==> flow/design.v (excerpt) <==
module mul
(
    input rst,
    input clk,
    input sign,
    input [31:0] x,
    input [31:0] y,
    output [63:0] result
);
==> flow/config.mk <==
export PLATFORM = sky130hd
export DESIGN_NAME = mul
export DESIGN_NICKNAME = mul
export VERILOG_FILES = /design/flow/design.v
export SDC_FILE = /design/flow/constraint.sdc
export NUM_CORES = 4
export LEC_CHECK = 0
export CAP_MARGIN = 20
export CORE_MARGIN = 2
export CORE_UTILIZATION = 70
export CTS_CLUSTER_DIAMETER = 45
export CTS_CLUSTER_SIZE = 37
export SETUP_SLACK_MARGIN = 1.6
export SLEW_MARGIN = 20
==> flow/constraint.sdc <==
create_clock -name core_clock -period 6.71 [get_ports {clk}]
set_input_delay 1.3420 -clock core_clock [delete_from_list [all_inputs] [get_ports {clk}]]
set_output_delay 1.3420 -clock core_clock [all_outputs]
set_load 0.01 [all_outputs]
run.sh (not shown) runs the stock make flow with config.mk's settings and CLKGATE_MAP_FILE=.
The starting point completed and failed the layout checks on negative setup slack.
Next try:
- CORE_UTILIZATION: 70 -> 72
- CTS_CLUSTER_DIAMETER: 45 -> unset
- CTS_CLUSTER_SIZE: 37 -> unset
- MAX_ROUTING_LAYER: unset -> met4
- PLACE_DENSITY_LB_ADDON: unset -> 0.28
- SETUP_SLACK_MARGIN: 1.6 -> 1.36
- clock period: 6.71 -> 8.34 ns (I/O delays scaled with it)
Outcome: The changed run completed, yet does not pass: negative setup slack; worst hold slack is better by 410 ps; wire length increases by 0.66%; core utilization rises by 1.4 points; die size decreases by 2.7%; sequential share of layout area goes up by 0.45 points.
Next try:
- CORE_UTILIZATION: 72 -> 40
- MAX_ROUTING_LAYER: met4 -> unset
- PLACE_DENSITY_LB_ADDON: 0.28 -> unset
- SETUP_SLACK_MARGIN: 1.36 -> unset
- clock period: 8.34 -> 9.8 ns (I/O delays scaled with it)
This time the run passed the timing, DRC and antenna checks.
Synthesized area does not change.
Non-clock buffer count falls by 225.
Die area rises by 79%.
Next try:
- CELL_PAD_IN_SITES_GLOBAL_PLACEMENT: unset -> 2
- CORE_ASPECT_RATIO: unset -> 0.92
- CORE_UTILIZATION: 40 -> 68
- CTS_CLUSTER_SIZE: unset -> 31
- GPL_TIMING_DRIVEN: unset -> 0
- PLACE_DENSITY_LB_ADDON: unset -> 0.07
- SETUP_SLACK_MARGIN: unset -> 0.38
- TNS_END_PERCENT: unset -> 35
- clock period: 9.8 -> 10.0 ns (I/O delays scaled with it)
What happened: The changed run aborted during 3_1_place_gp_skip_io (FLW-0024); synthesized area does not change; die size shrinks by well over a third; synthesized cell count does not change.
Next try:
- CELL_PAD_IN_SITES_GLOBAL_PLACEMENT: 2 -> unset
- CORE_ASPECT_RATIO: 0.92 -> unset
- CORE_UTILIZATION: 68 -> 40
- CTS_CLUSTER_SIZE: 31 -> unset
- GPL_TIMING_DRIVEN: 0 -> unset
- PLACE_DENSITY_LB_ADDON: 0.07 -> unset
- SETUP_SLACK_MARGIN: 0.38 -> unset
- TNS_END_PERCENT: 35 -> unset
Outcome: With this change the flow finished clean; synthesized cell count does not change; die area grows by 69%; synthesized area is unchanged.
Next try:
- CORE_UTILIZATION: 40 -> 66
- CTS_CLUSTER_DIAMETER: unset -> 28
- CTS_CLUSTER_SIZE: unset -> 41
- MAX_ROUTING_LAYER: unset -> met4
- SETUP_SLACK_MARGIN: unset -> 1.6
- TNS_END_PERCENT: unset -> 5
- clock period: 10.0 -> 6.71 ns (I/O delays scaled with it)
This time the run produced a layout that fails on negative setup slack.
Non-clock buffer count came out higher by 322.
Sequential share of layout area came out lower by 2.1 points.
Cell count came out lower by about 3.3%.
Worst hold slack degrades by 660 ps.
Setup slack degrades by 2300 ps.
Cell area came out higher by about 9%.
Die area came out lower by 39%.
Sequential cell count stays the same.


Setup of xenon:
Starting RTL as in the previous note.
clock: 8.65 ns
lec_check: 0
cap_margin: 5
cell_pad_in_sites_detail_placement: 1
cell_pad_in_sites_global_placement: 2
core_aspect_ratio: 1.97
core_margin: 2
core_utilization: 45
max_routing_layer: met5
place_density_lb_addon: 0.14
setup_slack_margin: 1.32
slew_margin: 15
tns_end_percent: 40
No crash in xenon: every stage finished, but the layout fails its final checks due to negative setup slack.
> inputs changed (xenon -> indigo)
Settings: MAX_ROUTING_LAYER: met5 -> unset; SLEW_MARGIN: 15 -> 20; PLACE_DENSITY_LB_ADDON: 0.14 -> unset; CELL_PAD_IN_SITES_DETAIL_PLACEMENT: 1 -> unset; CORE_ASPECT_RATIO: 1.97 -> unset; SETUP_SLACK_MARGIN: 1.32 -> unset; CAP_MARGIN: 5 -> 20; TNS_END_PERCENT: 40 -> unset; CELL_PAD_IN_SITES_GLOBAL_PLACEMENT: 2 -> unset; CORE_UTILIZATION: 45 -> 65; the clock period (ns, I/O delays scaled along): 8.65 -> 6.96.
### Flow results
- In indigo the implementation completed, yet the final layout does not meet the checks, the culprit being negative setup slack.
- Diff xenon -> indigo: number of top-level design ports essentially unchanged, H-tree depth reported by CTS increased 1, row count decreased about 40%.
Input-level comparison between pepper and indigo:
Settings: SETUP_SLACK_MARGIN: unset -> 1.29; HOLD_SLACK_MARGIN: unset -> 0.29; PLACE_DENSITY: unset -> 0.35; CORE_UTILIZATION: 65 -> 72; CTS_CLUSTER_SIZE: unset -> 55; the clock period (ns, I/O delays scaled along): 6.96 -> 8.26.
### Flow results
No crash in pepper: every stage finished, but the layout fails its final checks due to negative setup slack. On horizontal die dimension: pepper sits below indigo. Number of cells after detailed placement, pepper and indigo: higher on indigo. Taking indigo as the reference point, the quantity of gates resized following cts of pepper rises by 2. indigo → pepper: global routing met2 resource utilization increased 7.6 points; area of all placed cells without fillers decreased about 2%.


The RTL this note starts from:
==> flow/design.v <==
module adder(
    input [2:0] data,
    output cout,
    output s
);
assign s = data[2] ^ data[1] ^ data[0];
assign cout = data[2] & data[1] | (data[0] & (data[2] ^ data[1]));
endmodule
module BoothBase
(
    input neg,  
    input pos,  
    input neg2, 
    input pos2, 
    input [1:0] x,  
    output p
);
assign p = (neg&~x[1]) | (neg2&~x[0]) | (pos&x[1]) | (pos2&x[0]);
endmodule
module BoothSelectSignal
(
    input [2:0] y,  
    output neg,  
    output pos,  
    output neg2, 
    output pos2  
);
assign neg = (y[2]&~y[1]&y[0]) | (y[2]&y[1]&~y[0]);
assign pos = (~y[2]&~y[1]&y[0]) | (~y[2]&y[1]&~y[0]);
assign neg2 = y[2]&~y[1]&~y[0];
assign pos2 = ~y[2]&y[1]&y[0];
endmodule
module BoothInterBase
(
    input [2:0] y,  
    input [63:0] x,
    output [63:0] p,
    output c  
);
wire neg,pos,neg2,pos2;
BoothSelectSignal u_BoothSelectSignal(
    .y(y),
    .neg(neg),
    .pos(pos),
    .neg2(neg2),
    .pos2(pos2)
);
BoothBase u_BoothBase(
    .neg(neg),
    .pos(pos),
    .neg2(neg2),
    .pos2(pos2),
    .x({x[0],1'b0}),
    .p(p[0])
);
generate
    genvar i;
    for(i=1;i<64;i=i+1) begin
        BoothBase us_BoothBase(
            .neg(neg),
            .pos(pos),
            .neg2(neg2),
            .pos2(pos2),
            .x(x[i:i-1]),
            .p(p[i])
        );
    end
endgenerate
assign c = neg || neg2;
endmodule
module wallace17
(
    input [16:0] in_data,
    input [13:0] cin,
    output [13:0] cout,
    output c,s
);
wire [4:0] first_s;
adder first1 (.data(in_data[04:02]), .cout(cout[0]), .s(first_s[0]));
adder first2 (.data(in_data[07:05]), .cout(cout[1]), .s(first_s[1]));
adder first3 (.data(in_data[10:08]), .cout(cout[2]), .s(first_s[2]));
adder first4 (.data(in_data[13:11]), .cout(cout[3]), .s(first_s[3]));
adder first5 (.data(in_data[16:14]), .cout(cout[4]), .s(first_s[4]));
wire [3:0] second_s;
adder second1 (.data(cin[2:0]                   ), .cout(cout[5]), .s(second_s[0]));
adder second2 (.data({in_data[0],cin[4:3]}      ), .cout(cout[6]), .s(second_s[1]));
adder second3 (.data({first_s[1:0],in_data[1]}  ), .cout(cout[7]), .s(second_s[2]));
adder second4 (.data(first_s[4:2]               ), .cout(cout[8]), .s(second_s[3]));
wire [1:0] third_s;
adder third1 (.data({second_s[0],cin[6:5]} ), .cout(cout[09]), .s(third_s[0]));
adder third2 (.data(second_s[3:1]          ), .cout(cout[10]), .s(third_s[1]));
wire [1:0] fourth_s;
adder fourth1 (.data(cin[9:7]               ), .cout(cout[11]), .s(fourth_s[0]));
adder fourth2 (.data({third_s[1:0],cin[10]} ), .cout(cout[12]), .s(fourth_s[1]));
wire fifth_s;
adder fifth1 (.data({fourth_s[1:0],cin[11]}), .cout(cout[13]), .s(fifth_s));
adder sixth1 (.data({fifth_s,cin[13:12]}), .cout(c), .s(s));
endmodule
module mul
(
    input rst,
    input clk,
    input sign,
    input [31:0] x,
    input [31:0] y,
    output [63:0] result
);
wire [63:0] ex_x;
wire [33:0] ex_y;
assign ex_x = sign ? {{32{x[31]}},x} : {32'b0,x};
assign ex_y = sign ? {{2{y[31]}},y} : {2'b0,y};
wire [16:0] carry;
wire [63:0] part_res [16:0];
BoothInterBase ufirst_BoothInterBase(
        .y({ex_y[1:0],1'b0}), 
        .x(ex_x), 
        .p(part_res[0]), 
        .c(carry[0])
    );
generate
    genvar i;
    for(i=2;i<=32;i=i+2) begin
        BoothInterBase ui_BoothInterBase(
            .y(ex_y[i+1:i-1]),
            .x(ex_x<<i),
            .p(part_res[i>>1]),
            .c(carry[i>>1])
        );
    end
endgenerate
reg [16:0] carry_stage;
reg [16:0] part_res_stage [63:0];
integer m,n;
always @(posedge clk or posedge rst) begin
    if(rst) begin
        carry_stage <= 17'b0;
        for(m=0;m<64;m=m+1) begin
            part_res_stage [m] <= 17'b0;
        end
    end
    else begin
        carry_stage <= carry;
        for(m=0;m<64;m=m+1) begin
            for(n=0;n<17;n=n+1) begin
                part_res_stage[m][n] <= part_res[n][m];
            end
        end
    end
end
wire [13:0] wallace_carry [64:0];
wire [63:0] c_res,s_res;
wallace17 ufirst_wallace17(
        .in_data(part_res_stage[0]), 
        .cin(carry_stage[13:0]), 
        .cout(wallace_carry[1]),
        .c(c_res[0]),
        .s(s_res[0])
    );
generate
    genvar k;
    for(k=1;k<64;k=k+1) begin
        wallace17 ufirst_wallace17(
            .in_data(part_res_stage[k]), 
            .cin(wallace_carry[k]), 
            .cout(wallace_carry[k+1]),
            .c(c_res[k]),
            .s(s_res[k])
        );
    end
endgenerate
assign result = s_res + {c_res[62:0],carry_stage[14]} + carry_stage[15];
endmodule
clock: 7.87 ns
lec_check: 0
cap_margin: 20
core_margin: 2
core_utilization: 71
max_routing_layer: met4
slew_margin: 20
The baseline ran to the end with violations: negative setup slack.
Change:
- CORE_UTILIZATION: 71 -> 70
- CTS_CLUSTER_SIZE: not set -> 55
- MAX_ROUTING_LAYER: met4 -> not set
- clock period: 7.87 -> 8.26 ns (I/O delays scaled with it)
What happened:
- The new run finished but fails on negative setup slack
- area after synthesis does not change
- utilization came out lower by 0.60 points
- cell area came out higher by 0.96%
- first-iteration DRC count came out higher by 1.4%
- global-route usage came out lower by 1.6 points
- die area came out higher by 1.4%
- count of clock-buffer cells in the layout came out higher by 10
Change:
- ABC_AREA: not set -> 1
- CAP_MARGIN: 20 -> 0
- CORE_ASPECT_RATIO: not set -> 0.9
- CORE_UTILIZATION: 70 -> 72
- CTS_CLUSTER_SIZE: 55 -> 36
- HOLD_SLACK_MARGIN: not set -> 0.27
- MAX_ROUTING_LAYER: not set -> met4
- PLACE_DENSITY_LB_ADDON: not set -> 0.02
- SETUP_SLACK_MARGIN: not set -> 1.6
- clock period: 8.26 -> 5.5 ns (I/O delays scaled with it)
The changed run finished but fails on negative setup slack.
Sequential share of layout area decreases by 0.95 points.
Die area stays flat.
Cell count rose by 19%.
Non-clock buffer count came out lower by 2.
Change:
- ABC_AREA: 1 -> not set
- SETUP_SLACK_MARGIN: 1.6 -> 1.16
- clock period: 5.5 -> 7.87 ns (I/O delays scaled with it)
What happened:
- The changed run reached the layout checks and failed them: negative setup slack
- area after synthesis is lower by 2.5%
- final cell count fell by 17%
- non-clock buffer count drops by 17
- die size is lower by 2.4%
- worst hold slack gets better by 0.35 ns
- design area falls by 4.9%
Change:
- ABC_AREA: not set -> 1
- SETUP_SLACK_MARGIN: 1.16 -> 1.46
- clock period: 7.87 -> 5.5 ns (I/O delays scaled with it)
Outcome: The changed run ran to the end with violations: negative setup slack. Die area climbs by 2.5%. Design area rises by about 5%. Synthesized area is higher by 2.5%.
